==> flow/design.v <==
module fp10 #(
    parameter HALF = 100          
)(
    input  wire clk_in,
    input  wire reset,
    output wire tick
);
    reg [22:0] counter;
    reg clk_out;
    always @(posedge clk_in or posedge reset) begin
        if (reset) begin
            counter <= 0;
            clk_out <= 0;
        end
        else if (counter == HALF - 1) begin
            counter <= 0;
            clk_out <= ~clk_out;
        end
        else begin
            counter <= counter + 1;
        end
    end
    assign tick = (counter == HALF - 1) && ~clk_out;
endmodule
module miao10(clk, reset, tick, cout, qout);
input clk, reset, tick;
output cout;
output reg [7:0] qout;
always@(posedge clk or posedge reset) begin
   if (reset)
      qout <= 0;
   else if (tick) begin
      if(qout == 4)
         qout <= 0;
      else
         qout <= qout + 1;
   end
end
assign cout = (qout == 4) ? 1 : 0;
endmodule
module miao(qout,reset,clk,tick,cin,secin1,cout);
input clk,reset,tick,cin;
input [7:0] secin1;
output reg[7:0] qout;
output cout;
always@(posedge clk or posedge reset)
begin
	if(reset) qout<=0;
	else if(tick && cin)
	begin
   if(qout==59) begin qout<=0;end
	        else qout<=qout+1;end
end
assign cout=((qout==59)&&(secin1==4))?1:0;
endmodule
module fen(qout,am,am_fall,reset,clk,tick,cin,cout,nout,secin,secin1,naozhong);
input clk,reset,tick,am,am_fall,cin,naozhong;
input [7:0] secin;
input [7:0] secin1;
output reg[7:0] qout;
output reg[7:0] nout;
output   cout;
always@(posedge clk or posedge reset)
begin
	if(reset) qout<=0;
	else if(tick&&(~naozhong)&&(~am||cin))
	begin
   if(qout==59) begin qout<=0;end
	        else qout<=qout+1;end
end
always@(posedge clk or posedge reset)
begin
	if(reset) nout<=0;
	else if(am_fall&&naozhong)
	begin
	if(nout==59) begin nout<=0;end
		     else nout<=nout+1;end
end
assign cout=((qout==59)&&(secin==59)&&(secin1==4))?1:0;
endmodule
module shi(qout,ah,ah_fall,reset,clk,tick,cin,naozhong,nout);
input clk,reset,tick,ah,ah_fall,cin,naozhong;
output reg[7:0] qout;
output reg[7:0] nout;
always@(posedge clk or posedge reset)
begin
	if(reset) qout<=0;
	else if(tick&&(~naozhong)&&(~ah||cin))
	begin
   if(qout==23) qout<=0;
	        else qout<=qout+1;end
end
always@(posedge clk or posedge reset)
begin
	if(reset) nout<=0;
	else if(ah_fall&&naozhong)
	begin
	if(nout==23) begin nout<=0;end
		     else nout<=nout+1;end
end
endmodule
module alarm(en,clk,tick,reset,cin,set,shi,daodian,min,miao);
input [7:0] shi;
input [7:0] min;
input [7:0] miao;
input reset,cin,clk,tick,en;
output reg[7:0] set;
output daodian;
always@(posedge clk or posedge reset)
begin
	if(reset) set<=0;
	else if(tick)
	begin
		if(set==23)
		set<=0;
		else if(~cin)
		set<=set+1;
	end
end
assign daodian=(en&&(min==8'b0)&&(miao < 10))?1:0;
endmodule
module naozhong(
    input wire [7:0] shi_nao,
    input wire [7:0] shi_date,
    input wire [7:0] fen_nao,
    input wire [7:0] fen_date,
    input wire switch, clk, reset, tick,
    input wire switch_rise,
    output reg audio
);
    reg en_reg;
    reg alarm_enabled;
    always @(posedge clk or posedge reset)
    begin
        if (reset)
            en_reg <= 0;
        else if (tick)
        begin
            if (switch)
            begin
                en_reg <= 1;
            end
            else
                en_reg <= 0;
        end
    end
    always @(posedge clk or posedge reset)
    begin
        if (reset)
            alarm_enabled <= 1;
        else if (switch_rise)
            alarm_enabled <= !alarm_enabled;
    end
    always @(posedge clk or posedge reset)
    begin
        if (reset)
            audio <= 0;
        else if (tick)
        begin
            if (alarm_enabled && en_reg && (shi_nao == shi_date)&&(fen_nao == fen_date))
                audio <= 1;
            else
                audio <= 0;
        end
    end
endmodule
module audio(
    input wire clk,            
    input wire reset,          
    input wire en,             
    output wire pwm_out        
);
    parameter C4 = 261;
    parameter D4 = 293;
    parameter E4 = 329;
    parameter F4 = 349;
    parameter G4 = 392;
    parameter A4 = 440;
    parameter B4 = 493;
    parameter E_DI = 82;
    parameter FS = 93;
    parameter CLK_FREQ = 50000;
    parameter LONG  = 2000;
    parameter SHORT = 1000;
    reg [31:0] counter;
    reg [31:0] pwm_duty_cycle;   
    reg [31:0] note_freq;
    reg [31:0] note_duration_counter;
    reg [3:0] note_index;   
    function [31:0] note_table;
        input [3:0] idx;
        case (idx)
            4'd0:  note_table = D4;
            4'd1:  note_table = G4;
            4'd2:  note_table = B4;
            4'd3:  note_table = G4;
            4'd4:  note_table = A4;
            4'd5:  note_table = D4;
            4'd6:  note_table = E4;
            4'd7:  note_table = B4;
            4'd8:  note_table = G4;
            4'd9:  note_table = E_DI;
            4'd10: note_table = D4;
            4'd11: note_table = B4;
            4'd12: note_table = G4;
            4'd13: note_table = E_DI;
            4'd14: note_table = B4;
            4'd15: note_table = FS;
            default: note_table = B4;
        endcase
    endfunction
    function [31:0] duration_table;
        input [3:0] idx;
        case (idx)
            4'd5, 4'd6: duration_table = SHORT;
            default:    duration_table = LONG;
        endcase
    endfunction
    always @(posedge clk or posedge reset) begin
        if (reset) begin
            counter <= 0;
            pwm_duty_cycle <= 0;
        end else if (en) begin
            if (counter >= CLK_FREQ / note_freq) begin
                counter <= 0;
                pwm_duty_cycle <= ~pwm_duty_cycle;
            end else begin
                counter <= counter + 1;
            end
        end
    end
    always @(posedge clk or posedge reset) begin
        if (reset) begin
            note_index <= 0;
            note_freq <= note_table(4'd0);
            note_duration_counter <= 0;
        end else if (en) begin
            if (note_duration_counter >= duration_table(note_index)) begin
                note_duration_counter <= 0;
                note_index <= (note_index + 1) % 8;   
                note_freq <= note_table(note_index);
            end else begin
                note_duration_counter <= note_duration_counter + 1;
            end
        end
    end
    assign pwm_out = pwm_duty_cycle;
endmodule
module bcd(
	input	[7:0]	bin_in,
	output	[9:0]	bcd_out
    );
reg [3:0] ones;
reg [3:0] tens;
reg [1:0] hundreds;
integer i;
always @(*) begin
	ones 		= 4'd0;
	tens 		= 4'd0;
	hundreds 	= 2'd0;
	for(i = 7; i >= 0; i = i - 1) begin
		if (ones >= 4'd5) 		ones = ones + 4'd3;
		if (tens >= 4'd5) 		tens = tens + 4'd3;
		if (hundreds >= 4'd5)	hundreds = hundreds + 4'd3;
		hundreds = {hundreds[0],tens[3]};
		tens	 = {tens[2:0],ones[3]};
		ones	 = {ones[2:0],bin_in[i]};
	end
end	
assign bcd_out = {hundreds, tens, ones};
endmodule
module display(qin,sig);
input[3:0] qin;
output reg [0:6]sig;
always@(qin)
begin case(qin)
4'd0:sig=7'b0000001;
4'd1:sig=7'b1001111;
4'd2:sig=7'b0010010;
4'd3:sig=7'b0000110;
4'd4:sig=7'b1001100;
4'd5:sig=7'b0100100;
4'd6:sig=7'b0100000;
4'd7:sig=7'b0001111;
4'd8:sig=7'b0000000;
4'd9:sig=7'b0000100;
default:sig=7'b0000001;
endcase
end 
endmodule 
module mux2to1 (
   input wire [7:0] a,    
	input wire [7:0] b, 	 
   input wire sel,  
   output wire [7:0] y   
);
    assign y = (sel) ? a : b;
endmodule
module shuzizhong(
    input wire clk1,         
    input wire reset,        
    input wire ah1,          
    input wire am1,          
    input wire alarm1,       
    input wire en,           
    input wire naozhong,     
    output wire [0:6] shi,       
    output wire [0:6] ge,        
    output wire [0:6] min_shi,   
    output wire [0:6] min_ge,    
    output wire [0:6] sec_shi,   
    output wire [0:6] sec_ge,    
    output wire daodian,     
    output wire audio        
);
    wire tick;               
    wire [7:0] bb, miao1, fen1, shi1, nao_fen, nao_shi, set1;
    wire cout10, cout_miao, cout_fen, ring;
    wire [7:0] y_shi, y_fen, y_miao;
    wire [9:0] out, fen, miao;
    fp10 a(.clk_in(clk1), .reset(reset), .tick(tick));
    reg ah_s, ah, am_s, am, alarm_s, alarm;
    always @(posedge clk1 or posedge reset) begin
        if (reset) begin
            ah_s <= 1; ah <= 1;
            am_s <= 1; am <= 1;
            alarm_s <= 0; alarm <= 0;
        end else if (tick) begin
            ah_s <= ah1; ah <= ah_s;
            am_s <= am1; am <= am_s;
            alarm_s <= alarm1; alarm <= alarm_s;
        end
    end
    wire ah_fall = tick && ah && ~ah_s;
    wire am_fall = tick && am && ~am_s;
    wire alarm_rise = tick && ~alarm && alarm_s;
    miao10 inst16(.clk(clk1), .reset(reset), .tick(tick), .cout(cout10), .qout(bb));
    miao inst20(.qout(miao1), .reset(reset), .clk(clk1), .tick(tick), .cin(cout10),
                .secin1(bb), .cout(cout_miao));
    fen inst24(.qout(fen1), .am(am), .am_fall(am_fall), .reset(reset), .clk(clk1), .tick(tick),
               .cin(cout_miao), .cout(cout_fen), .nout(nao_fen), .secin(miao1), .secin1(bb),
               .naozhong(naozhong));
    shi inst19(.qout(shi1), .ah(ah), .ah_fall(ah_fall), .reset(reset), .clk(clk1), .tick(tick),
               .cin(cout_fen), .naozhong(naozhong), .nout(nao_shi));
    alarm inst3(.en(en), .clk(clk1), .tick(tick), .reset(reset), .cin(alarm), .set(set1),
                .shi(shi1), .daodian(daodian), .min(fen1), .miao(miao1));
    naozhong inst6(.shi_nao(nao_shi), .shi_date(shi1), .fen_nao(nao_fen), .fen_date(fen1),
                   .switch(alarm), .clk(clk1), .reset(reset), .tick(tick),
                   .switch_rise(alarm_rise), .audio(ring));
    audio inst5(.clk(clk1), .reset(reset), .en(ring), .pwm_out(audio));
    mux2to1 nn(.a(nao_shi), .b(shi1), .sel(naozhong), .y(y_shi));
    mux2to1 mm(.a(nao_fen), .b(fen1), .sel(naozhong), .y(y_fen));
    mux2to1 jj(.a(8'd0), .b(miao1), .sel(naozhong), .y(y_miao));
    bcd inst4(.bin_in(y_shi), .bcd_out(out));
    bcd inst(.bin_in(y_fen), .bcd_out(fen));
    bcd inst9(.bin_in(y_miao), .bcd_out(miao));
    display inst1(.qin(out[7:4]), .sig(shi));
    display inst2(.qin(out[3:0]), .sig(ge));
    display inst10(.qin(fen[7:4]), .sig(min_shi));
    display inst11(.qin(fen[3:0]), .sig(min_ge));
    display inst12(.qin(miao[7:4]), .sig(sec_shi));
    display inst13(.qin(miao[3:0]), .sig(sec_ge));
endmodule
==> flow/run.sh <==
#!/bin/bash
# the make line also repeats each setting of config.mk as NAME=value (left out here)
make -C /OpenROAD-flow-scripts/flow DESIGN_CONFIG=/design/flow/config.mk WORK_HOME=/design/flow/orfs CLKGATE_MAP_FILE= finish
==> flow/config.mk <==
export PLATFORM = sky130hd
export DESIGN_NAME = shuzizhong
export DESIGN_NICKNAME = shuzizhong
export VERILOG_FILES = /design/flow/design.v
export SDC_FILE = /design/flow/constraint.sdc
export NUM_CORES = 4
export LEC_CHECK = 0
export ABC_AREA = 1
export CAP_MARGIN = 35
export CELL_PAD_IN_SITES_DETAIL_PLACEMENT = 0
export CORE_MARGIN = 2
export CORE_UTILIZATION = 70
export CTS_CLUSTER_SIZE = 15
export HOLD_SLACK_MARGIN = 0.03
export MAX_ROUTING_LAYER = met4
export PLACE_DENSITY = 0.64
export SLEW_MARGIN = 20
==> flow/constraint.sdc <==
create_clock -name core_clock -period 11.5 [get_ports {clk1}]
set_input_delay 2.3000 -clock core_clock [delete_from_list [all_inputs] [get_ports {clk1}]]
set_output_delay 2.3000 -clock core_clock [all_outputs]
set_load 0.01 [all_outputs]
==> results.tsv, run 1 <==
stage	metric	value	unit
final_timing	Final min period	11870	ps
clocking	CTS Buffer Depth	2	
synthesis	Registers, synthesis	156	
setup_path	most frequent CP cell	nand2_2	
synthesis	Top FF cell, synth	dfrtp_1	
global_route	number of global-route vias before repair	14600	
synthesis	Yosys chip area	15400	sq um
setup_path	slowest CP cell	dfrtp_1	
place	GPL Wtd Cong	0.973	
synthesis	dominant cell type by area after synthesis	dfrtp_1	
synthesis	register area share after synthesis	25.4	%
setup_path	CP arrival	12190	ps
synthesis	Logic family by area	simple AND/OR/NAND/NOR gates	
detailed_routing	post-detailed-route wirelength per cell	15.8	microns
final_timing	clk_skew	8.24	ps
min_path	Hold EP	inst5.note_duration_counter[28]$_DFFE_PP0P_	
synthesis	yosys adder share	11.8	%
pwr	Switching Share	33.1	%
detailed_routing	met3 routed WL	3420	microns
pwr	Logic pwr share	30.9	%
clocking	Insertion Delay late pin	450	ps
detailed_routing	first-pass iteration count of the detailed router	6	
pwr	seq pwr	556	uW
synthesis	Synth Instances	2306	
clocking	cts bufs inserted	17	
global_route	Total GRT Usage	35.2	%
setup_path	CP Capture Type	flip-flop	
final_timing	f_max	84.3	MHz
setup_path	CP bufs+invs	16	
floorplanning	num rows	54	
setup_path	max incr delay on CP	420	ps
global_route	global-route wire length before repair	66800	microns
floorplanning	chip area	23200	sq um
synthesis	EDFF count, synth	0	
floorplanning	FP Util	71.0	%
synthesis	Basic Gates by Area	33.3	%
detailed_routing	vias per cell	5.80	
detailed_routing	routed wl met2	20600	microns
layout	fin nets	2638	
detailed_routing	Via Count	16100	
global_route	total gr overflow	0	
synthesis	Synth top cells by count	nand2_1, inv_1, nor2_1	
pwr	LEAKAGE	9.88	nW
job	# Max-Cap Violations	0	
pwr	Top Consumer	the clock network	
synthesis	ys async rst share	100	%
detailed_routing	Iteration-0 DRC Markers	1524	
synthesis	cell with the most instances after synthesis	nand2_1	
min_path	HP Class	flip-flop to flip-flop	
final_timing	pin slew with the least headroom to its limit	884	ps
detailed_routing	metal1 wirelength	18200	microns
global_route	initial antenna violation count	0	
pwr	Int Pwr	1.11	mW
detailed_routing	uppermost layer routed	met4	
final_timing	Final Hold Slack	478	ps
pwr	Pwr Total	1.65	mW
final_timing	Slew Limit Fails	0	
pwr	clock network power	588	uW
min_path	Worst Hold Path Cells	2	
place	I/O Buffers	50	
setup_path	r2r setup slk	-370	ps
place	Detailed Place HPWL	29500	microns
setup_path	Worst Setup SP	inst5.note_freq[3]$_DFFE_PP0P_	
setup_path	RR Startpoint	inst5.note_freq[3]$_DFFE_PP0P_	
layout	fillers	1241	
final_timing	min setup slack post-route	-365	ps
setup_path	kind of critical path	flip-flop to flip-flop	
synthesis	Cell Type Count	58	
setup_path	Worst R2R Path Depth	92	
layout	final core occ	86.3	%
global_route	largest net degree at the start of global routing	77	
outcome	status	complete, but fails checks	
final_timing	final critical-path share of the clock period	103	%
setup_path	Startpoint Class	flip-flop	
pwr	combinational cell power	510	uW
synthesis	ao+oa area frac	11.5	%
setup_path	FF-to-FF End	inst5.counter[6]$_DFFE_PP0P_	
pwr	power share of the clock group	35.6	%
synthesis	Synth Area in XOR/XNOR	5.35	%
pwr	share of power burned in registers	33.6	%
min_path	hold_sp	inst5.note_duration_counter[28]$_DFFE_PP0P_	
final_timing	Final TNS setup	-3050	ps
outcome	Fail Reasons	setup timing	
setup_path	Crit. path cell count	92	
synthesis	Dominant cell area share	24.1	%
clocking	H-tree depth	4	
final_timing	Setup-failing EPs final	10	
setup_path	crit path to	inst5.counter[6]$_DFFE_PP0P_	
synthesis	MUX share of area	0.0650	%
synthesis	syn_nets	2458	
final_timing	RSZ-0062 raised after global routing	yes	
floorplanning	Die X	152	microns
final_timing	relative slew slack	40.5	%
synthesis	yosys warning tally	11	
detailed_routing	Antenna Cells	0	
setup_path	crit path DRT	11830	ps
setup_path	worst-path maximum fanout	8	
pwr	net switching power	547	uW
final_timing	Fin. Hold Viols	0	
synthesis	synthesized area	15400	sq um
synthesis	number of cells in Yosys stat	2306	
detailed_routing	Post-Route WL	43900	microns
floorplanning	core outline area	21700	sq um
pwr	worst vdd ir	97.5	uV
synthesis	Top cells by area	dfrtp_1, nand2_1, ha_1, inv_1, nor2_1	
pwr	power density over the cells	88.4	nW/um^2
floorplanning	io pins	51	
clocking	Clock transition at path regs	70	ps
detailed_routing	post-route ant nets	0	
clocking	TritonCTS clock tree	done	
clocking	Root Buffer Master	clkbuf_16	
detailed_routing	DR DRC count	0	
setup_path	CP top delay family	simple AND/OR/NAND/NOR gates	
job	tool warnings	77	
layout	Area Growth Syn to Fin	21.5	%
floorplanning	Die Ht	152	microns
clocking	CTS Sinks	156	
synthesis	Post-Syn Area per Cell	6.67	sq um
-- cell type report --
class                   count  area, sq um  share of cell area, %
clock buffers              17          425                   2.27
clock inverters            15          178                  0.950
inverters                 468         1830                   9.77
multi-input cells        1658        10400                   55.8
flip-flops and latches    156         3910                   20.9
well taps                 280          350                   1.87
repair buffers            185         1570                   8.40
-- per-layer routing --
layer	up-vias	track usage [%]
li1	7723	-
met1	7461	45.6
met2	769	57.4
met3	170	5.55
met4	0	10.1
met5	-	-
-- metrics by stage --
stage	instance area (sq um)	cells	setup WS, ps
3_3_place_gp	16700	2672	-72.9
2_1_floorplan	15600	2306	10.5
4_1_cts	17500	2714	10.6
3_5_place_dp	16700	2673	-600
5_1_grt	18700	2779	-1090
6_report	18700	2779	-365
-- timing repair --
item | 4_1_cts | 5_1_grt
hold buffers | 0 | 0
gates resized | 18 | 200
setup buffers | 9 | 63
endpoints found under the setup margin | 10 | 52
pin swaps | 5 | 84
cloned | 0 | 2
==> run 2: changes to the inputs <==
ABC_AREA = not set   (was 1)
CAP_MARGIN = 20   (was 35)
CELL_PAD_IN_SITES_DETAIL_PLACEMENT = not set   (was 0)
CELL_PAD_IN_SITES_GLOBAL_PLACEMENT = 2   (was not set)
CORE_UTILIZATION = 59   (was 70)
CTS_CLUSTER_DIAMETER = 119   (was not set)
CTS_CLUSTER_SIZE = not set   (was 15)
GPL_TIMING_DRIVEN = 0   (was not set)
HOLD_SLACK_MARGIN = not set   (was 0.03)
MAX_ROUTING_LAYER = not set   (was met4)
PLACE_DENSITY = not set   (was 0.64)
clock period = 21.8 ns   (was 11.5 ns; I/O delays follow)
==> results.tsv, run 2 <==
stage	metric	value	unit	change
synthesis	Top FF cell, synth	dfrtp_1		unchanged
synthesis	Yosys chip area	14900	sq um	was 15,400 sq um
synthesis	cell with the most instances after synthesis	nor2_1		was nand2_1
synthesis	Cell Type Count	99		was 58
synthesis	yosys warning tally	11		unchanged
outcome	halt point of the flow	global placement without I/O		
synthesis	dominant cell type by area after synthesis	dfrtp_1		unchanged
synthesis	yosys adder share	12.3	%	was 11.8%
outcome	status	stopped before the end		was complete, but fails checks
synthesis	Basic Gates by Area	23.8	%	was 33.3%
floorplanning	Die Ht	163	microns	was 152 microns
synthesis	EDFF count, synth	0		unchanged
synthesis	ys async rst share	100	%	unchanged
synthesis	Synth top cells by count	nor2_1, nand2_1, dfrtp_1		was nand2_1, inv_1, nor2_1
synthesis	syn_nets	1999		was 2,458
synthesis	ao+oa area frac	20.1	%	was 11.5%
floorplanning	num rows	58		was 54
synthesis	Synth Instances	1847		was 2,306
synthesis	MUX share of area	4.86	%	was 0.0650%
floorplanning	FP Util	59.6	%	was 71.0%
synthesis	Top cells by area	dfrtp_1, ha_1, xnor2_1, nor2_1, nand2_1		was dfrtp_1, nand2_1, ha_1, inv_1, nor2_1
synthesis	register area share after synthesis	26.2	%	was 25.4%
outcome	First Err	[ERROR GPL-0301] Utilization 108.615 % exceeds 100%.		
floorplanning	core outline area	25000	sq um	was 21,700 sq um
synthesis	Registers, synthesis	156		unchanged
synthesis	synthesized area	14900	sq um	was 15,400 sq um
synthesis	Post-Syn Area per Cell	8.08	sq um	was 6.67 sq um
synthesis	number of cells in Yosys stat	1847		was 2,306
floorplanning	Die X	163	microns	was 152 microns
synthesis	Logic family by area	simple AND/OR/NAND/NOR gates		unchanged
synthesis	Dominant cell area share	24.8	%	was 24.1%
floorplanning	chip area	26600	sq um	was 23,200 sq um
synthesis	Synth Area in XOR/XNOR	8.97	%	was 5.35%
==> run 3: changes to the inputs <==
CAP_MARGIN = 10   (was 20)
CELL_PAD_IN_SITES_DETAIL_PLACEMENT = 1   (was not set)
CORE_ASPECT_RATIO = 0.67   (was not set)
CORE_UTILIZATION = 17   (was 59)
CTS_CLUSTER_DIAMETER = not set   (was 119)
GPL_ROUTABILITY_DRIVEN = 0   (was not set)
GPL_TIMING_DRIVEN = 1   (was 0)
MIN_ROUTING_LAYER = met2   (was not set)
clock period = 25.0 ns   (was 21.8 ns; I/O delays follow)
==> results.tsv, run 3 <==
stage	metric	value	unit	change
setup_path	Crit. path cell count	78		
global_route	number of global-route vias before repair	21900		
floorplanning	io pins	51		
synthesis	cell with the most instances after synthesis	nor2_1		unchanged
clocking	# hold bufs at CTS	0		
synthesis	Synth Instances	1847		unchanged
pwr	Top Consumer	the clock network		
global_route	total gr overflow	0		
setup_path	Worst Setup SP	inst5.note_freq[4]$_DFFE_PP0P_		
pwr	share of power burned in registers	46.8	%	
synthesis	synthesized area	14900	sq um	unchanged
clocking	total setup buffers inserted after CTS	0		
floorplanning	num rows	88		was 58
detailed_routing	post-route ant nets	0		
min_path	HP Class	flip-flop to flip-flop		
synthesis	EDFF count, synth	0		unchanged
job	# Max-Cap Violations	0		
setup_path	CP arrival	20630	ps	
min_path	hold_sp	am_s$_DFFE_PP1P_		
final_timing	Fin. Hold Viols	0		
clocking	TritonCTS clock tree	done		
place	Detailed Place HPWL	36100	microns	
global_route	initial antenna violation count	0		
clocking	Root Buffer Master	clkbuf_16		
detailed_routing	first-pass iteration count of the detailed router	6		
clocking	CTS Sinks	156		
pwr	worst vdd ir	36.7	uV	
synthesis	Synth Area in XOR/XNOR	8.97	%	unchanged
job	tool warnings	74		
setup_path	most frequent CP cell	ha_1		
floorplanning	chip area	90300	sq um	was 26,600 sq um
setup_path	CP top delay family	simple AND/OR/NAND/NOR gates		
clocking	H-tree depth	4		
setup_path	crit path DRT	25300	ps	
setup_path	Worst R2R Path Depth	78		
global_route	largest net degree at the start of global routing	83		
final_timing	f_max	49.2	MHz	
synthesis	MUX share of area	4.86	%	unchanged
pwr	Int Pwr	408	uW	
synthesis	number of cells in Yosys stat	1847		unchanged
setup_path	Startpoint Class	flip-flop		
synthesis	Synth top cells by count	nor2_1, nand2_1, dfrtp_1		unchanged
synthesis	Registers, synthesis	156		unchanged
pwr	clock network power	268	uW	
final_timing	Final Hold Slack	484	ps	
detailed_routing	vias per cell	6.18		
pwr	seq pwr	253	uW	
synthesis	Cell Type Count	99		unchanged
floorplanning	FP Util	17.3	%	was 59.6%
final_timing	relative slew slack	27.5	%	
floorplanning	core outline area	86500	sq um	was 25,000 sq um
final_timing	Final TNS setup	0	ps	
final_timing	pin slew with the least headroom to its limit	1080	ps	
synthesis	syn_nets	1999		unchanged
clocking	CTS Buffer Depth	2		
detailed_routing	Via Count	18900		
synthesis	ao+oa area frac	20.1	%	unchanged
floorplanning	Die X	366	microns	was 163 microns
clocking	CTS-repair resized insts	0		
layout	final core occ	20.0	%	
setup_path	RR Startpoint	inst5.note_freq[4]$_DFFE_PP0P_		
pwr	power share of the clock group	49.5	%	
synthesis	Logic family by area	simple AND/OR/NAND/NOR gates		unchanged
setup_path	kind of critical path	flip-flop to flip-flop		
clocking	Clock transition at path regs	70	ps	
pwr	power density over the cells	31.2	nW/um^2	
detailed_routing	Antenna Cells	0		
synthesis	Yosys chip area	14900	sq um	unchanged
min_path	Hold EP	am$_DFFE_PP1P_		
global_route	global-route wire length before repair	77300	microns	
floorplanning	Die Ht	247	microns	was 163 microns
final_timing	final critical-path share of the clock period	81.3	%	
clocking	Insertion Delay late pin	440	ps	
setup_path	slowest CP cell	o21ai_0		
clocking	cts bufs inserted	17		
min_path	Worst Hold Path Cells	2		
setup_path	CP Capture Type	flip-flop		
setup_path	CP bufs+invs	6		
pwr	combinational cell power	19.9	uW	
pwr	Logic pwr share	3.7	%	
pwr	Switching Share	24.5	%	
pwr	net switching power	132	uW	
synthesis	Basic Gates by Area	23.8	%	unchanged
synthesis	ys async rst share	100	%	unchanged
final_timing	Slew Limit Fails	0		
synthesis	Top cells by area	dfrtp_1, ha_1, xnor2_1, nor2_1, nand2_1		unchanged
outcome	status	timing/DRC/antenna clean		was stopped before the end
setup_path	crit path to	inst5.pwm_duty_cycle[0]$_DFFE_PP0P_		
final_timing	Final min period	20330	ps	
layout	fin nets	2023		
synthesis	dominant cell type by area after synthesis	dfrtp_1		unchanged
detailed_routing	DR DRC count	0		
detailed_routing	post-detailed-route wirelength per cell	15.7	microns	
detailed_routing	Iteration-0 DRC Markers	1811		
setup_path	worst-path maximum fanout	28		
synthesis	yosys warning tally	11		unchanged
place	I/O Buffers	50		
final_timing	clk_skew	10.7	ps	
global_route	Total GRT Usage	16.0	%	
final_timing	RSZ-0062 raised after global routing	no		
synthesis	Dominant cell area share	24.8	%	unchanged
detailed_routing	Post-Route WL	47800	microns	
synthesis	Top FF cell, synth	dfrtp_1		unchanged
setup_path	r2r setup slk	4670	ps	
synthesis	register area share after synthesis	26.2	%	unchanged
setup_path	max incr delay on CP	670	ps	
synthesis	yosys adder share	12.3	%	unchanged
layout	Area Growth Syn to Fin	16.0	%	
synthesis	Post-Syn Area per Cell	8.08	sq um	unchanged
pwr	LEAKAGE	7.33	nW	
final_timing	Setup-failing EPs final	0		
setup_path	FF-to-FF End	inst5.pwm_duty_cycle[0]$_DFFE_PP0P_		
-- run 3: per-stage QoR --
step           setup WS (ps)  total power [mW]  instance area [sq um]  std cells
2_1_floorplan           8710             0.269                  14900       1847
3_3_place_gp            6000             0.278                  16700       3022
3_5_place_dp            5320             0.278                  16700       3022
4_1_cts                 5290             0.548                  17300       3054
5_1_grt                 3000             0.567                  17300       3054
6_report                4670             0.540                  17300       3054
-- run 3: cell type report --
cell class,count,area [sq um]
clock buffers,19,433
repair buffers,58,564
clock inverters,13,144
inverters,90,345
flip-flops and latches,156,3910
multi-input cells,1548,10500
fillers,10400,69200
well taps,1170,1460
-- run 3: routing by layer --
layer | part of all wire [%] | track usage [%] | wire length [microns] | up-vias
met4 | 2.8 | 1.65 | 1360 | 8
met3 | 46 | 24.5 | 22200 | 219
met2 | 50 | 17.3 | 24000 | 5185
met1 | 0 | - | 0 | 6849
li1 | - | - | - | 6626
met5 | 0.41 | 4.06 | 196 | -
==> run 4: changes to the inputs <==
ABC_AREA = 1   (was not set)
CAP_MARGIN = 20   (was 10)
CELL_PAD_IN_SITES_DETAIL_PLACEMENT = not set   (was 1)
CELL_PAD_IN_SITES_GLOBAL_PLACEMENT = not set   (was 2)
CORE_ASPECT_RATIO = not set   (was 0.67)
CORE_UTILIZATION = 72   (was 17)
CTS_CLUSTER_DIAMETER = 201   (was not set)
GPL_ROUTABILITY_DRIVEN = not set   (was 0)
GPL_TIMING_DRIVEN = not set   (was 1)
MAX_ROUTING_LAYER = met4   (was not set)
MIN_ROUTING_LAYER = not set   (was met2)
SETUP_SLACK_MARGIN = 0.9   (was not set)
clock period = 10.7 ns   (was 25.0 ns; I/O delays follow)
==> results.tsv, run 4 <==
stage	metric	value	unit	change
outcome	status	stopped before the end		was timing/DRC/antenna clean
outcome	halt point of the flow	global routing		
outcome	First Err	[ERROR GRT-0232] Routing congestion too high. Check the congestion heatmap in the GUI.		
clocking	cts bufs inserted	17		unchanged
synthesis	yosys warning tally	11		unchanged
synthesis	Logic family by area	simple AND/OR/NAND/NOR gates		unchanged
synthesis	Basic Gates by Area	33.3	%	was 23.8%
synthesis	cell with the most instances after synthesis	nand2_1		was nor2_1
floorplanning	core outline area	21000	sq um	was 86,500 sq um
floorplanning	io pins	51		unchanged
global_route	Total GRT Usage	76.7	%	
place	GPL Wtd Cong	1.01		
synthesis	number of cells in Yosys stat	2306		was 1,847
synthesis	Yosys chip area	15400	sq um	was 14,900 sq um
synthesis	ao+oa area frac	11.5	%	was 20.1%
synthesis	synthesized area	15400	sq um	was 14,900 sq um
synthesis	Top cells by area	dfrtp_1, nand2_1, ha_1, inv_1, nor2_1		was dfrtp_1, ha_1, xnor2_1, nor2_1, nand2_1
synthesis	yosys adder share	11.8	%	was 12.3%
synthesis	Top FF cell, synth	dfrtp_1		unchanged
place	Post-Place Cells	2757		was 3,022
clocking	H-tree depth	4		unchanged
floorplanning	Die X	150	microns	was 366 microns
floorplanning	num rows	53		was 88
synthesis	dominant cell type by area after synthesis	dfrtp_1		unchanged
clocking	CTS Buffer Depth	2		unchanged
global_route	total gr overflow	105		
floorplanning	Die Ht	150	microns	was 247 microns
floorplanning	FP Util	73.2	%	was 17.3%
synthesis	Registers, synthesis	156		unchanged
synthesis	ys async rst share	100	%	unchanged
synthesis	Synth Instances	2306		was 1,847
synthesis	register area share after synthesis	25.4	%	was 26.2%
synthesis	Synth Area in XOR/XNOR	5.35	%	was 8.97%
synthesis	Synth top cells by count	nand2_1, inv_1, nor2_1		was nor2_1, nand2_1, dfrtp_1
synthesis	MUX share of area	0.0650	%	was 4.86%
synthesis	Post-Syn Area per Cell	6.67	sq um	was 8.08 sq um
place	Detailed Place HPWL	31600	microns	was 36,100 microns
synthesis	Dominant cell area share	24.1	%	was 24.8%
floorplanning	chip area	22600	sq um	was 90,300 sq um
synthesis	EDFF count, synth	0		unchanged
clocking	CTS Sinks	156		unchanged
synthesis	syn_nets	2458		was 1,999
place	I/O Buffers	50		unchanged
clocking	# hold bufs at CTS	0		unchanged
clocking	Root Buffer Master	clkbuf_16		unchanged
synthesis	Cell Type Count	58		was 99
-- run 4: metal layers --
layer | track usage, % | overflow
met4 | 80.2 | 43
met5 | - | -
met3 | 55.5 | 5
met1 | 73.7 | 1
met2 | 94.5 | 56
-- run 4: through the flow --
step	utilization [%]	cell area, sq um	worst slack (ps)
after floorplan	-	15700	-650
after global placement	83.2	17500	-9.99
after detailed placement	83.2	17500	-647
after CTS	90.3	19000	-171
-- run 4: timing repair --
item,4_1_cts
pin swaps,71
endpoints found under the setup margin,52
resized,139
setup buffers,63
cloned,2
==> run 5: changes to the inputs <==
ABC_AREA = not set   (was 1)
CAP_MARGIN = 30   (was 20)
CELL_PAD_IN_SITES_DETAIL_PLACEMENT = 0   (was not set)
CORE_UTILIZATION = 61   (was 72)
CTS_CLUSTER_DIAMETER = not set   (was 201)
HOLD_SLACK_MARGIN = 0.03   (was not set)
MAX_ROUTING_LAYER = met5   (was met4)
clock period = 21.4 ns   (was 10.7 ns; I/O delays follow)
==> results.tsv, run 5 <==
stage	metric	value	unit	change
final_timing	f_max	53.9	MHz	
pwr	Int Pwr	474	uW	
synthesis	EDFF count, synth	0		unchanged
setup_path	Worst Setup SP	inst5.note_freq[3]$_DFFE_PP0P_		
layout	fin nets	2025		
clocking	TritonCTS clock tree	done		
floorplanning	chip area	25700	sq um	was 22,600 sq um
place	I/O Buffers	50		unchanged
synthesis	yosys adder share	12.3	%	was 11.8%
global_route	total gr overflow	0		
synthesis	synthesized area	14900	sq um	was 15,400 sq um
final_timing	clk_skew	9.05	ps	
setup_path	Startpoint Class	flip-flop		
clocking	Clock transition at path regs	70	ps	
synthesis	number of cells in Yosys stat	1847		was 2,306
detailed_routing	post-detailed-route wirelength per cell	15.7	microns	
global_route	Total GRT Usage	27.5	%	
layout	Area Growth Syn to Fin	9.37	%	
synthesis	syn_nets	1999		was 2,458
setup_path	FF-to-FF End	inst5.pwm_duty_cycle[0]$_DFFE_PP0P_		
setup_path	most frequent CP cell	ha_1		
job	tool warnings	76		
clocking	total setup buffers inserted after CTS	0		was 63
pwr	seq pwr	295	uW	
global_route	global-route wire length before repair	60100	microns	
pwr	combinational cell power	22.4	uW	
synthesis	Logic family by area	simple AND/OR/NAND/NOR gates		unchanged
synthesis	ys async rst share	100	%	unchanged
detailed_routing	vias per cell	6.04		
place	Detailed Place HPWL	25900	microns	was 31,600 microns
setup_path	worst-path maximum fanout	17		
floorplanning	FP Util	61.8	%	was 73.2%
setup_path	RR Startpoint	inst5.note_freq[3]$_DFFE_PP0P_		
final_timing	Setup-failing EPs final	0		
setup_path	kind of critical path	flip-flop to flip-flop		
pwr	clock network power	313	uW	
synthesis	Yosys chip area	14900	sq um	was 15,400 sq um
place	GPL Wtd Cong	0.928		was 1.01
clocking	cts bufs inserted	17		unchanged
detailed_routing	Post-Route WL	34700	microns	
job	# Max-Cap Violations	0		
clocking	CTS Buffer Depth	2		unchanged
global_route	number of global-route vias before repair	12800		
detailed_routing	first-pass iteration count of the detailed router	5		
synthesis	Synth Instances	1847		was 2,306
outcome	status	timing/DRC/antenna clean		was stopped before the end
clocking	# hold bufs at CTS	0		unchanged
synthesis	Registers, synthesis	156		unchanged
synthesis	Dominant cell area share	24.8	%	was 24.1%
synthesis	Synth top cells by count	nor2_1, nand2_1, dfrtp_1		was nand2_1, inv_1, nor2_1
final_timing	final critical-path share of the clock period	86.7	%	
pwr	power density over the cells	38.6	nW/um^2	
pwr	share of power burned in registers	46.8	%	
clocking	Root Buffer Master	clkbuf_16		unchanged
pwr	worst vdd ir	46.2	uV	
min_path	Hold EP	inst5.pwm_duty_cycle[0]$_DFFE_PP0P_		
setup_path	slowest CP cell	a221oi_1		
synthesis	Top FF cell, synth	dfrtp_1		unchanged
clocking	CTS Sinks	156		unchanged
floorplanning	core outline area	24200	sq um	was 21,000 sq um
pwr	net switching power	157	uW	
synthesis	cell with the most instances after synthesis	nor2_1		was nand2_1
synthesis	register area share after synthesis	26.2	%	was 25.4%
final_timing	Slew Limit Fails	0		
setup_path	CP Capture Type	flip-flop		
clocking	H-tree depth	4		unchanged
setup_path	crit path DRT	21720	ps	
final_timing	RSZ-0062 raised after global routing	no		
synthesis	Synth Area in XOR/XNOR	8.97	%	was 5.35%
detailed_routing	DR DRC count	0		
setup_path	CP top delay family	simple AND/OR/NAND/NOR gates		
global_route	largest net degree at the start of global routing	73		
detailed_routing	Via Count	13300		
pwr	Logic pwr share	3.6	%	
clocking	CTS-repair resized insts	0		was 139
floorplanning	num rows	57		was 53
pwr	power share of the clock group	49.7	%	
final_timing	Fin. Hold Viols	0		
pwr	LEAKAGE	7.36	nW	
setup_path	CP arrival	18860	ps	
synthesis	Basic Gates by Area	23.8	%	was 33.3%
floorplanning	io pins	51		unchanged
setup_path	r2r setup slk	2860	ps	
final_timing	pin slew with the least headroom to its limit	753	ps	
pwr	Top Consumer	the clock network		
setup_path	CP bufs+invs	7		
final_timing	relative slew slack	49.3	%	
floorplanning	Die Ht	160	microns	was 150 microns
synthesis	Top cells by area	dfrtp_1, ha_1, xnor2_1, nor2_1, nand2_1		was dfrtp_1, nand2_1, ha_1, inv_1, nor2_1
final_timing	Final min period	18540	ps	
min_path	HP Class	flip-flop to flip-flop		
min_path	Worst Hold Path Cells	1		
detailed_routing	Iteration-0 DRC Markers	878		
global_route	initial antenna violation count	0		
synthesis	ao+oa area frac	20.1	%	was 11.5%
setup_path	max incr delay on CP	480	ps	
detailed_routing	post-route ant nets	0		
synthesis	Cell Type Count	99		was 58
pwr	Switching Share	24.8	%	
min_path	hold_sp	inst5.pwm_duty_cycle[0]$_DFFE_PP0P_		
synthesis	dominant cell type by area after synthesis	dfrtp_1		unchanged
setup_path	crit path to	inst5.pwm_duty_cycle[0]$_DFFE_PP0P_		
synthesis	yosys warning tally	11		unchanged
setup_path	Worst R2R Path Depth	79		
final_timing	Final TNS setup	0	ps	
clocking	Insertion Delay late pin	440	ps	
synthesis	Post-Syn Area per Cell	8.08	sq um	was 6.67 sq um
setup_path	Crit. path cell count	79		
detailed_routing	Antenna Cells	0		
floorplanning	Die X	160	microns	was 150 microns
synthesis	MUX share of area	4.86	%	was 0.0650%
final_timing	Final Hold Slack	467	ps	
-- run 5: stage by stage --
step                      worst slack [ps]  std cells  power [mW]  util [%]  area (sq um)
after floorplan                       5430       1847       0.315         -         14900
after global placement                3570       2176       0.323      64.9         15700
after detailed placement              3030       2177       0.324      65.0         15700
after CTS                             2980       2209       0.636      67.5         16300
after global routing                  1400       2210       0.649      67.5         16300
final                                 2860       2210       0.631      67.5         16300
-- run 5: layout make-up --
cell class	count	area [sq um]
Clock buffer	18	439
Clock inverter	14	169
Fill cell	2025	7850
Inverter	90	345
Multi-Input combinational cell	1548	10500
Sequential cell	156	3910
Tap cell	324	405
Timing Repair Buffer	60	599
-- run 5: routing by layer --
metal	up-vias	wire length [microns]	global-route usage (%)
li1	6706	-	-
met1	6317	16100	36.3
met2	268	16700	47.0
met3	54	1280	3.95
met4	0	731	8.03
met5	-	0	0
==> run 6: changes to the inputs <==
ABC_AREA = 1   (was not set)
CAP_MARGIN = 40   (was 30)
CORE_UTILIZATION = 70   (was 61)
CTS_CLUSTER_DIAMETER = 231   (was not set)
CTS_CLUSTER_SIZE = 15   (was not set)
SETUP_SLACK_MARGIN = -0.54   (was 0.9)
clock period = 10.7 ns   (was 21.4 ns; I/O delays follow)
==> results.tsv, run 6 <==
stage	metric	value	unit	change
floorplanning	FP Util	71.0	%	was 61.8%
setup_path	CP top delay family	simple AND/OR/NAND/NOR gates		unchanged
clocking	Clock transition at path regs	80	ps	was 70 ps
synthesis	synthesized area	15400	sq um	was 14,900 sq um
final_timing	pin slew with the least headroom to its limit	873	ps	was 753 ps
setup_path	Worst Setup SP	inst5.note_freq[5]$_DFFE_PP1P_		was inst5.note_freq[3]$_DFFE_PP0P_
synthesis	cell with the most instances after synthesis	nand2_1		was nor2_1
global_route	total gr overflow	0		unchanged
pwr	net switching power	607	uW	was 157 uW
synthesis	dominant cell type by area after synthesis	dfrtp_1		unchanged
clocking	TritonCTS clock tree	done		unchanged
setup_path	most frequent CP cell	nand2_2		was ha_1
min_path	HP Class	flip-flop to flip-flop		unchanged
floorplanning	num rows	54		was 57
final_timing	f_max	86.4	MHz	was 53.9 MHz
floorplanning	io pins	51		unchanged
synthesis	Synth Instances	2306		was 1,847
detailed_routing	Antenna Cells	0		unchanged
final_timing	RSZ-0062 raised after global routing	yes		was no
setup_path	Startpoint Class	flip-flop		unchanged
pwr	power share of the clock group	34.7	%	was 49.7%
min_path	Worst Hold Path Cells	1		unchanged
setup_path	Crit. path cell count	92		was 79
final_timing	Setup-failing EPs final	10		was 0
setup_path	r2r setup slk	-870	ps	was 2860 ps
synthesis	Synth top cells by count	nand2_1, inv_1, nor2_1		was nor2_1, nand2_1, dfrtp_1
synthesis	Top cells by area	dfrtp_1, nand2_1, ha_1, inv_1, nor2_1		was dfrtp_1, ha_1, xnor2_1, nor2_1, nand2_1
synthesis	Synth Area in XOR/XNOR	5.35	%	was 8.97%
synthesis	Basic Gates by Area	33.3	%	was 23.8%
synthesis	MUX share of area	0.0650	%	was 4.86%
global_route	global-route wire length before repair	70000	microns	was 60,100 microns
final_timing	clk_skew	25.0	ps	was 9.05 ps
detailed_routing	Iteration-0 DRC Markers	1428		was 878
setup_path	crit path DRT	11030	ps	was 21,720 ps
global_route	largest net degree at the start of global routing	76		was 73
floorplanning	core outline area	21700	sq um	was 24,200 sq um
layout	Area Growth Syn to Fin	24.4	%	was 9.37%
floorplanning	Die Ht	152	microns	was 160 microns
pwr	Logic pwr share	31.4	%	was 3.6%
setup_path	CP Capture Type	flip-flop		unchanged
setup_path	CP arrival	11900	ps	was 18,860 ps
synthesis	yosys adder share	11.8	%	was 12.3%
global_route	initial antenna violation count	0		unchanged
synthesis	ao+oa area frac	11.5	%	was 20.1%
clocking	H-tree depth	4		unchanged
outcome	Fail Reasons	setup timing		
synthesis	ys async rst share	100	%	unchanged
place	GPL Wtd Cong	0.965		was 0.928
setup_path	CP bufs+invs	18		was 7
synthesis	Dominant cell area share	24.1	%	was 24.8%
detailed_routing	post-route ant nets	0		unchanged
synthesis	Registers, synthesis	156		unchanged
synthesis	number of cells in Yosys stat	2306		was 1,847
synthesis	Top FF cell, synth	dfrtp_1		unchanged
synthesis	Yosys chip area	15400	sq um	was 14,900 sq um
setup_path	Worst R2R Path Depth	92		was 79
final_timing	final critical-path share of the clock period	108	%	was 86.7%
pwr	Switching Share	34.5	%	was 24.8%
pwr	clock network power	610	uW	was 313 uW
detailed_routing	first-pass iteration count of the detailed router	7		was 5
setup_path	slowest CP cell	dfstp_2		was a221oi_1
final_timing	min setup slack post-route	-868	ps	was 2860 ps
floorplanning	Die X	152	microns	was 160 microns
floorplanning	chip area	23200	sq um	was 25,700 sq um
min_path	Hold EP	inst16.qout[2]$_DFFE_PP0P_		was inst5.pwm_duty_cycle[0]$_DFFE_PP0P_
clocking	CTS Sinks	156		unchanged
outcome	status	complete, but fails checks		was timing/DRC/antenna clean
synthesis	yosys warning tally	11		unchanged
place	Detailed Place HPWL	31000	microns	was 25,900 microns
place	Post-Place Cells	2779		was 2,177
pwr	Pwr Total	1.76	mW	was 631 uW
setup_path	max incr delay on CP	590	ps	was 480 ps
synthesis	Cell Type Count	58		was 99
clocking	Insertion Delay late pin	450	ps	was 440 ps
min_path	hold_sp	inst16.qout[2]$_DFFE_PP0P_		was inst5.pwm_duty_cycle[0]$_DFFE_PP0P_
pwr	power density over the cells	91.9	nW/um^2	was 38.6 nW/um^2
layout	fin nets	2712		was 2,025
job	# Max-Cap Violations	0		unchanged
setup_path	FF-to-FF End	inst5.counter[2]$_DFFE_PP0P_		was inst5.pwm_duty_cycle[0]$_DFFE_PP0P_
setup_path	worst-path maximum fanout	7		was 17
pwr	Top Consumer	the clock network		unchanged
setup_path	crit path to	inst5.counter[2]$_DFFE_PP0P_		was inst5.pwm_duty_cycle[0]$_DFFE_PP0P_
detailed_routing	post-detailed-route wirelength per cell	16.0	microns	was 15.7 microns
place	I/O Buffers	50		unchanged
global_route	number of global-route vias before repair	15400		was 12,800
setup_path	kind of critical path	flip-flop to flip-flop		unchanged
synthesis	EDFF count, synth	0		unchanged
pwr	worst vdd ir	117	uV	was 46.2 uV
synthesis	register area share after synthesis	25.4	%	was 26.2%
detailed_routing	vias per cell	5.82		was 6.04
clocking	CTS Buffer Depth	2		unchanged
pwr	combinational cell power	552	uW	was 22.4 uW
detailed_routing	DR DRC count	0		unchanged
pwr	share of power burned in registers	34.0	%	was 46.8%
setup_path	RR Startpoint	inst5.note_freq[5]$_DFFE_PP1P_		was inst5.note_freq[3]$_DFFE_PP0P_
pwr	LEAKAGE	10.2	nW	was 7.36 nW
synthesis	Post-Syn Area per Cell	6.67	sq um	was 8.08 sq um
global_route	Total GRT Usage	35.6	%	was 27.5%
clocking	Root Buffer Master	clkbuf_16		unchanged
final_timing	Slew Limit Fails	0		unchanged
final_timing	Fin. Hold Viols	0		unchanged
layout	Non-Filler Instances	2853		was 2,210
pwr	seq pwr	597	uW	was 295 uW
final_timing	Final min period	11570	ps	was 18,540 ps
synthesis	syn_nets	2458		was 1,999
synthesis	Logic family by area	simple AND/OR/NAND/NOR gates		unchanged
clocking	# hold bufs at CTS	0		unchanged
final_timing	relative slew slack	41.4	%	was 49.3%
clocking	cts bufs inserted	17		unchanged
detailed_routing	Post-Route WL	45600	microns	was 34,700 microns
pwr	Int Pwr	1.15	mW	was 474 uW
detailed_routing	Via Count	16600		was 13,300
job	tool warnings	79		was 76
## run 6: timing repair
action / 4_1_cts / 5_1_grt
gates resized: 14 / 146
pin swaps: 5 / 87
setup buffers: 2 / 34
endpoints found under the setup margin: 11 / 52
gates cloned: 0 / 5
## run 6: area by class of cell
cell class | count | area (sq um)
repair buffers | 256 | 2080
fillers | 1145 | 2550
well taps | 280 | 350
clock buffers | 17 | 425
repair inverters | 1 | 5.00
flip-flops and latches | 156 | 3920
inverters | 468 | 1820
clock inverters | 15 | 166
multi-input cells | 1660 | 10400
## run 6: routing by layer
layer | vias to the layer above | track usage [%] | wire length (microns)
met1 | 7702 | 45.5 | 18300
met5 | - | 0 | 0
met3 | 200 | 6.00 | 3640
met2 | 829 | 61.2 | 21900
li1 | 7869 | - | -
met4 | 0 | 12.6 | 1870
## run 6: stage by stage
step	utilization (%)	area, sq um	setup TNS (ps)	hold WS (ps)	setup slack [ps]
after floorplan	-	15700	-6120	423	-650
after global placement	81.2	17600	-1220	441	-150
after detailed placement	81.4	17700	-9000	443	-781
after CTS	84.3	18300	-11790	453	-533
after global routing	88.3	19100	-29590	490	-1560
final	88.3	19100	-8360	460	-868
==> run 7: changes to the inputs <==
CAP_MARGIN = 30   (was 40)
CORE_MARGIN = 3   (was 2)
CORE_UTILIZATION = 50   (was 70)
CTS_CLUSTER_DIAMETER = not set   (was 231)
CTS_CLUSTER_SIZE = not set   (was 15)
PLACE_DENSITY_LB_ADDON = 0.1   (was not set)
SETUP_SLACK_MARGIN = not set   (was -0.54)
clock period = 13.1 ns   (was 10.7 ns; I/O delays follow)
==> results.tsv, run 7 <==
stage	metric	value	unit	change
detailed_routing	Post-Route WL	36800	microns	was 45,600 microns
synthesis	dominant cell type by area after synthesis	dfrtp_1		unchanged
final_timing	clk_skew	11.3	ps	was 25.0 ps
global_route	Total GRT Usage	21.7	%	was 35.6%
clocking	H-tree depth	4		unchanged
clocking	Root Buffer Master	clkbuf_16		unchanged
pwr	combinational cell power	446	uW	was 552 uW
job	tool warnings	74		was 79
setup_path	slowest CP cell	clkdlybuf4s50_1		was dfstp_2
setup_path	kind of critical path	primary input to output pin		was flip-flop to flip-flop
setup_path	worst-path maximum fanout	13		was 7
final_timing	Final min period	12170	ps	
final_timing	f_max	82.1	MHz	
floorplanning	FP Util	51.4	%	was 71.0%
setup_path	most frequent CP cell	inv_1		was nand2_2
clocking	TritonCTS clock tree	done		unchanged
synthesis	Top cells by area	dfrtp_1, nand2_1, ha_1, inv_1, nor2_1		unchanged
final_timing	relative slew slack	36.8	%	was 41.4%
setup_path	RR Startpoint	inst5.note_freq[5]$_DFFE_PP1P_		unchanged
min_path	Worst Hold Path Cells	1		unchanged
synthesis	MUX share of area	0.0650	%	unchanged
detailed_routing	Via Count	14500		was 16,600
synthesis	ao+oa area frac	11.5	%	unchanged
global_route	global-route wire length before repair	61500	microns	was 70,000 microns
job	# Max-Cap Violations	0		unchanged
detailed_routing	post-detailed-route wirelength per cell	13.1	microns	was 16.0 microns
synthesis	EDFF count, synth	0		unchanged
min_path	HP Class	flip-flop to flip-flop		unchanged
detailed_routing	post-route ant nets	0		unchanged
detailed_routing	vias per cell	5.16		was 5.82
place	GPL Wtd Cong	0.889		was 0.965
setup_path	CP top delay family	buffers and inverters		was simple AND/OR/NAND/NOR gates
synthesis	yosys adder share	11.8	%	unchanged
clocking	cts bufs inserted	17		unchanged
clocking	CTS Buffer Depth	2		unchanged
final_timing	Slew Limit Fails	0		unchanged
outcome	status	timing/DRC/antenna clean		was complete, but fails checks
min_path	hold_sp	inst16.qout[2]$_DFFE_PP0P_		unchanged
setup_path	CP bufs+invs	11		was 18
final_timing	Final Hold Slack	469	ps	was 460 ps
clocking	Clock transition at path regs	60	ps	was 80 ps
synthesis	register area share after synthesis	25.4	%	unchanged
final_timing	pin slew with the least headroom to its limit	940	ps	was 873 ps
final_timing	final critical-path share of the clock period	92.9	%	was 108%
setup_path	crit path to	sec_shi[1]		was inst5.counter[2]$_DFFE_PP0P_
layout	Flop area	3920	sq um	unchanged
detailed_routing	first-pass iteration count of the detailed router	5		was 7
layout	Area Growth Syn to Fin	13.5	%	was 24.4%
setup_path	crit path DRT	10480	ps	was 11,030 ps
setup_path	Worst R2R Path Depth	96		was 92
setup_path	r2r setup slk	1020	ps	was -870 ps
pwr	Switching Share	32.1	%	was 34.5%
clocking	Insertion Delay late pin	430	ps	was 450 ps
global_route	total gr overflow	0		unchanged
floorplanning	Die Ht	181	microns	was 152 microns
layout	fin nets	2550		was 2,712
global_route	initial antenna violation count	0		unchanged
setup_path	max incr delay on CP	650	ps	was 590 ps
pwr	power share of the clock group	34.4	%	was 34.7%
synthesis	Dominant cell area share	24.1	%	unchanged
synthesis	Synth Instances	2306		unchanged
pwr	Int Pwr	968	uW	was 1.15 mW
synthesis	Registers, synthesis	156		unchanged
place	I/O Buffers	50		unchanged
layout	fillers	2848		was 1,145
place	Detailed Place HPWL	28200	microns	was 31,000 microns
pwr	LEAKAGE	9.33	nW	was 10.2 nW
pwr	worst vdd ir	94.6	uV	was 117 uV
synthesis	Synth top cells by count	nand2_1, inv_1, nor2_1		unchanged
final_timing	Fin. Hold Viols	0		unchanged
setup_path	Crit. path cell count	34		was 92
synthesis	ys async rst share	100	%	unchanged
pwr	Logic pwr share	31.3	%	was 31.4%
clocking	CTS Sinks	156		unchanged
synthesis	Synth Area in XOR/XNOR	5.35	%	unchanged
synthesis	Cell Type Count	58		unchanged
synthesis	synthesized area	15400	sq um	unchanged
setup_path	CP arrival	9550	ps	was 11,900 ps
synthesis	Logic family by area	simple AND/OR/NAND/NOR gates		unchanged
detailed_routing	DR DRC count	0		unchanged
detailed_routing	Iteration-0 DRC Markers	927		was 1,428
synthesis	Basic Gates by Area	33.3	%	unchanged
synthesis	cell with the most instances after synthesis	nand2_1		unchanged
floorplanning	chip area	32900	sq um	was 23,200 sq um
min_path	Hold EP	inst16.qout[2]$_DFFE_PP0P_		unchanged
layout	Gate Area	9820	sq um	was 10,400 sq um
global_route	number of global-route vias before repair	13400		was 15,400
synthesis	Yosys chip area	15400	sq um	unchanged
pwr	Pwr Total	1.42	mW	was 1.76 mW
synthesis	syn_nets	2458		unchanged
pwr	clock network power	491	uW	was 610 uW
detailed_routing	Antenna Cells	0		unchanged
setup_path	Worst Setup SP	naozhong		was inst5.note_freq[5]$_DFFE_PP1P_
floorplanning	Die X	181	microns	was 152 microns
setup_path	FF-to-FF End	inst5.counter[3]$_DFFE_PP0P_		was inst5.counter[2]$_DFFE_PP0P_
pwr	share of power burned in registers	34.3	%	was 34.0%
global_route	largest net degree at the start of global routing	85		was 76
pwr	net switching power	457	uW	was 607 uW
synthesis	yosys warning tally	11		unchanged
pwr	Top Consumer	the clock network		unchanged
pwr	power density over the cells	81.6	nW/um^2	was 91.9 nW/um^2
final_timing	Setup-failing EPs final	0		was 10
clocking	# hold bufs at CTS	0		unchanged
floorplanning	core outline area	30000	sq um	was 21,700 sq um
setup_path	Startpoint Class	primary input		was flip-flop
synthesis	Top FF cell, synth	dfrtp_1		unchanged
synthesis	Post-Syn Area per Cell	6.67	sq um	unchanged
floorplanning	num rows	63		was 54
pwr	seq pwr	488	uW	was 597 uW
floorplanning	io pins	51		unchanged
synthesis	number of cells in Yosys stat	2306		unchanged
setup_path	CP Capture Type	output pin		was flip-flop
-- run 7: cell type report --
| type | instances | share of cell area, % |
|---|---|---|
| clock buffer | 18 | 2.51 |
| inverter | 468 | 10.2 |
| multi-input combinational | 1659 | 56.2 |
| timing repair buffer | 96 | 5.00 |
| sequential | 156 | 22.4 |
| clock inverter | 14 | 0.817 |
| tap | 390 | 2.79 |
-- run 7: metal layers --
metal	vias to the layer above	track usage (%)	part of all wire (%)
li1	7533	-	-
met1	6596	32.2	51
met2	292	34.1	44
met3	35	3.10	4.0
met4	0	3.99	1.1
met5	-	0	0
-- run 7: metrics by stage --
stage          instances  cell area [sq um]  util, %  TNS [ps]  worst slack, ps
6_report            2801              17500     58.3         0              926
5_1_grt             2801              17500     58.3      -576            -88.1
4_1_cts             2775              17000     56.7         0             47.0
3_5_place_dp        2740              16400     54.7     -1960             -270
3_3_place_gp        2740              16400     54.7         0              349
2_1_floorplan       2306              15400        -         0              666
-- run 7: timing repair --
item | CTS | global route
resized | 5 | 68
buffers inserted | 3 | 22
setup endpoints to repair | 10 | 10
hold endpoints to repair | 0 | 0
gates cloned | 0 | 3
pin swaps | 0 | 16
==> run 8: changes to the inputs <==
ABC_AREA = not set   (was 1)
CAP_MARGIN = 20   (was 30)
CELL_PAD_IN_SITES_DETAIL_PLACEMENT = not set   (was 0)
CORE_MARGIN = 2   (was 3)
CORE_UTILIZATION = 40   (was 50)
HOLD_SLACK_MARGIN = not set   (was 0.03)
MAX_ROUTING_LAYER = not set   (was met5)
PLACE_DENSITY_LB_ADDON = not set   (was 0.1)
clock period = 19.3 ns   (was 13.1 ns; I/O delays follow)
==> results.tsv, run 8 <==
stage	metric	value	unit	change
job	tool warnings	74		unchanged
setup_path	Startpoint Class	flip-flop		was primary input
global_route	number of global-route vias before repair	12800		was 13,400
synthesis	Post-Syn Area per Cell	8.08	sq um	was 6.67 sq um
final_timing	clk_skew	11.6	ps	was 11.3 ps
synthesis	yosys adder share	12.3	%	was 11.8%
global_route	Total GRT Usage	18.5	%	was 21.7%
floorplanning	Die X	197	microns	was 181 microns
detailed_routing	first-pass iteration count of the detailed router	5		unchanged
place	Detailed Place HPWL	27100	microns	was 28,200 microns
clocking	CTS Buffer Depth	2		unchanged
place	I/O Buffers	50		unchanged
setup_path	crit path DRT	19590	ps	was 10,480 ps
setup_path	Worst Setup SP	inst5.note_freq[3]$_DFFE_PP0P_		was naozhong
synthesis	dominant cell type by area after synthesis	dfrtp_1		unchanged
synthesis	ys async rst share	100	%	unchanged
setup_path	FF-to-FF End	inst5.pwm_duty_cycle[0]$_DFFE_PP0P_		was inst5.counter[3]$_DFFE_PP0P_
outcome	status	timing/DRC/antenna clean		unchanged
synthesis	Synth Instances	1847		was 2,306
setup_path	max incr delay on CP	510	ps	was 650 ps
pwr	share of power burned in registers	47.7	%	was 34.3%
setup_path	crit path to	inst5.pwm_duty_cycle[0]$_DFFE_PP0P_		was sec_shi[1]
setup_path	most frequent CP cell	ha_1		was inv_1
synthesis	register area share after synthesis	26.2	%	was 25.4%
setup_path	CP bufs+invs	6		was 11
floorplanning	core outline area	36700	sq um	was 30,000 sq um
pwr	Switching Share	22.7	%	was 32.1%
pwr	LEAKAGE	7.34	nW	was 9.33 nW
layout	Area Growth Syn to Fin	10.4	%	was 13.5%
setup_path	kind of critical path	flip-flop to flip-flop		was primary input to output pin
setup_path	CP arrival	18200	ps	was 9550 ps
final_timing	RSZ-0062 raised after global routing	no		
synthesis	syn_nets	1999		was 2,458
min_path	Hold EP	ah$_DFFE_PP1P_		was inst16.qout[2]$_DFFE_PP0P_
pwr	clock network power	334	uW	was 491 uW
clocking	Clock transition at path regs	60	ps	about the same
min_path	HP Class	flip-flop to flip-flop		unchanged
pwr	Int Pwr	531	uW	was 968 uW
setup_path	slowest CP cell	dfrtp_1		was clkdlybuf4s50_1
pwr	net switching power	156	uW	was 457 uW
synthesis	Yosys chip area	14900	sq um	was 15,400 sq um
synthesis	ao+oa area frac	20.1	%	was 11.5%
place	Placed Area	15900	sq um	was 16,400 sq um
clocking	CTS Sinks	156		unchanged
detailed_routing	Iteration-0 DRC Markers	739		was 927
floorplanning	FP Util	40.7	%	was 51.4%
clocking	Insertion Delay late pin	430	ps	about the same
synthesis	Registers, synthesis	156		unchanged
clocking	H-tree depth	4		unchanged
setup_path	Crit. path cell count	78		was 34
final_timing	pin slew with the least headroom to its limit	989	ps	was 940 ps
setup_path	r2r setup slk	1390	ps	was 1020 ps
place	GPL Wtd Cong	0.919		was 0.889
detailed_routing	Antenna Cells	0		unchanged
synthesis	Dominant cell area share	24.8	%	was 24.1%
synthesis	Logic family by area	simple AND/OR/NAND/NOR gates		unchanged
synthesis	MUX share of area	4.86	%	was 0.0650%
global_route	initial antenna violation count	0		unchanged
synthesis	Synth top cells by count	nor2_1, nand2_1, dfrtp_1		was nand2_1, inv_1, nor2_1
final_timing	f_max	55.8	MHz	
detailed_routing	post-route ant nets	0		unchanged
synthesis	Synth Area in XOR/XNOR	8.97	%	was 5.35%
layout	fin nets	2025		was 2,550
floorplanning	num rows	70		was 63
global_route	largest net degree at the start of global routing	67		was 85
synthesis	Cell Type Count	99		was 58
final_timing	Setup-failing EPs final	0		unchanged
synthesis	synthesized area	14900	sq um	was 15,400 sq um
detailed_routing	vias per cell	5.63		was 5.16
layout	fillers	3658		was 2,848
pwr	seq pwr	328	uW	was 488 uW
global_route	total gr overflow	0		unchanged
detailed_routing	Post-Route WL	35300	microns	was 36,800 microns
final_timing	Slew Limit Fails	0		unchanged
layout	Finished Cell Area	16500	sq um	was 17,500 sq um
setup_path	CP Capture Type	flip-flop		was output pin
setup_path	Worst R2R Path Depth	78		was 96
setup_path	CP top delay family	AND-OR/OR-AND gates		was buffers and inverters
min_path	Worst Hold Path Cells	2		was 1
clocking	Root Buffer Master	clkbuf_16		unchanged
synthesis	yosys warning tally	11		unchanged
detailed_routing	Via Count	13200		was 14,500
pwr	power density over the cells	41.7	nW/um^2	was 81.6 nW/um^2
pwr	Logic pwr share	3.6	%	was 31.3%
setup_path	RR Startpoint	inst5.note_freq[3]$_DFFE_PP0P_		was inst5.note_freq[5]$_DFFE_PP1P_
detailed_routing	DR DRC count	0		unchanged
pwr	combinational cell power	24.9	uW	was 446 uW
final_timing	Final min period	17910	ps	
synthesis	Top FF cell, synth	dfrtp_1		unchanged
floorplanning	chip area	38900	sq um	was 32,900 sq um
min_path	hold_sp	ah_s$_DFFE_PP1P_		was inst16.qout[2]$_DFFE_PP0P_
clocking	TritonCTS clock tree	done		unchanged
pwr	worst vdd ir	43.6	uV	was 94.6 uV
global_route	global-route wire length before repair	60600	microns	was 61,500 microns
pwr	power share of the clock group	48.7	%	was 34.4%
synthesis	EDFF count, synth	0		unchanged
final_timing	final critical-path share of the clock period	92.8	%	was 92.9%
synthesis	number of cells in Yosys stat	1847		was 2,306
final_timing	Fin. Hold Viols	0		unchanged
job	# Max-Cap Violations	0		unchanged
pwr	Top Consumer	the clock network		unchanged
floorplanning	Die Ht	197	microns	was 181 microns
detailed_routing	post-detailed-route wirelength per cell	15.0	microns	was 13.1 microns
clocking	cts bufs inserted	17		unchanged
synthesis	Basic Gates by Area	23.8	%	was 33.3%
synthesis	cell with the most instances after synthesis	nor2_1		was nand2_1
synthesis	Top cells by area	dfrtp_1, ha_1, xnor2_1, nor2_1, nand2_1		was dfrtp_1, nand2_1, ha_1, inv_1, nor2_1
final_timing	Final TNS setup	0	ps	unchanged
final_timing	relative slew slack	33.4	%	was 36.8%
setup_path	worst-path maximum fanout	28		was 13
floorplanning	io pins	51		unchanged
-- run 8: layer usage --
layer,up-vias,GRT usage (%),routed length (microns)
met5,-,0,0
met4,0,6.10,777
met3,48,2.03,974
met2,215,31.8,16700
met1,6285,24.2,16800
li1,6691,-,-
-- run 8: what timing repair did --
item	CTS	global route
hold buffers	0	0
setup buffers	0	2
resized	0	9
setup endpoints to repair	0	33
-- run 8: cell type report --
cell class	count	area, sq um	area share [%]
clock buffer	19	443	2.69
clock inverter	12	136	0.827
inverter	90	353	2.14
multi-input combinational	1548	10500	63.6
sequential	156	3910	23.7
tap	468	586	3.55
timing repair buffer	60	576	3.49
-- run 8: stage by stage --
step	util (%)	power (mW)	cells	hold slack (ps)	setup slack, ps
after CTS	44.8	0.698	2351	471	523
after detailed placement	43.2	0.359	2320	465	634
after global placement	43.2	0.359	2320	455	1280
after global routing	44.9	0.716	2353	476	7.01
after floorplan	-	0.349	1847	446	3330
final	44.9	0.687	2353	471	1390
Power and IR drop assume default switching activity.
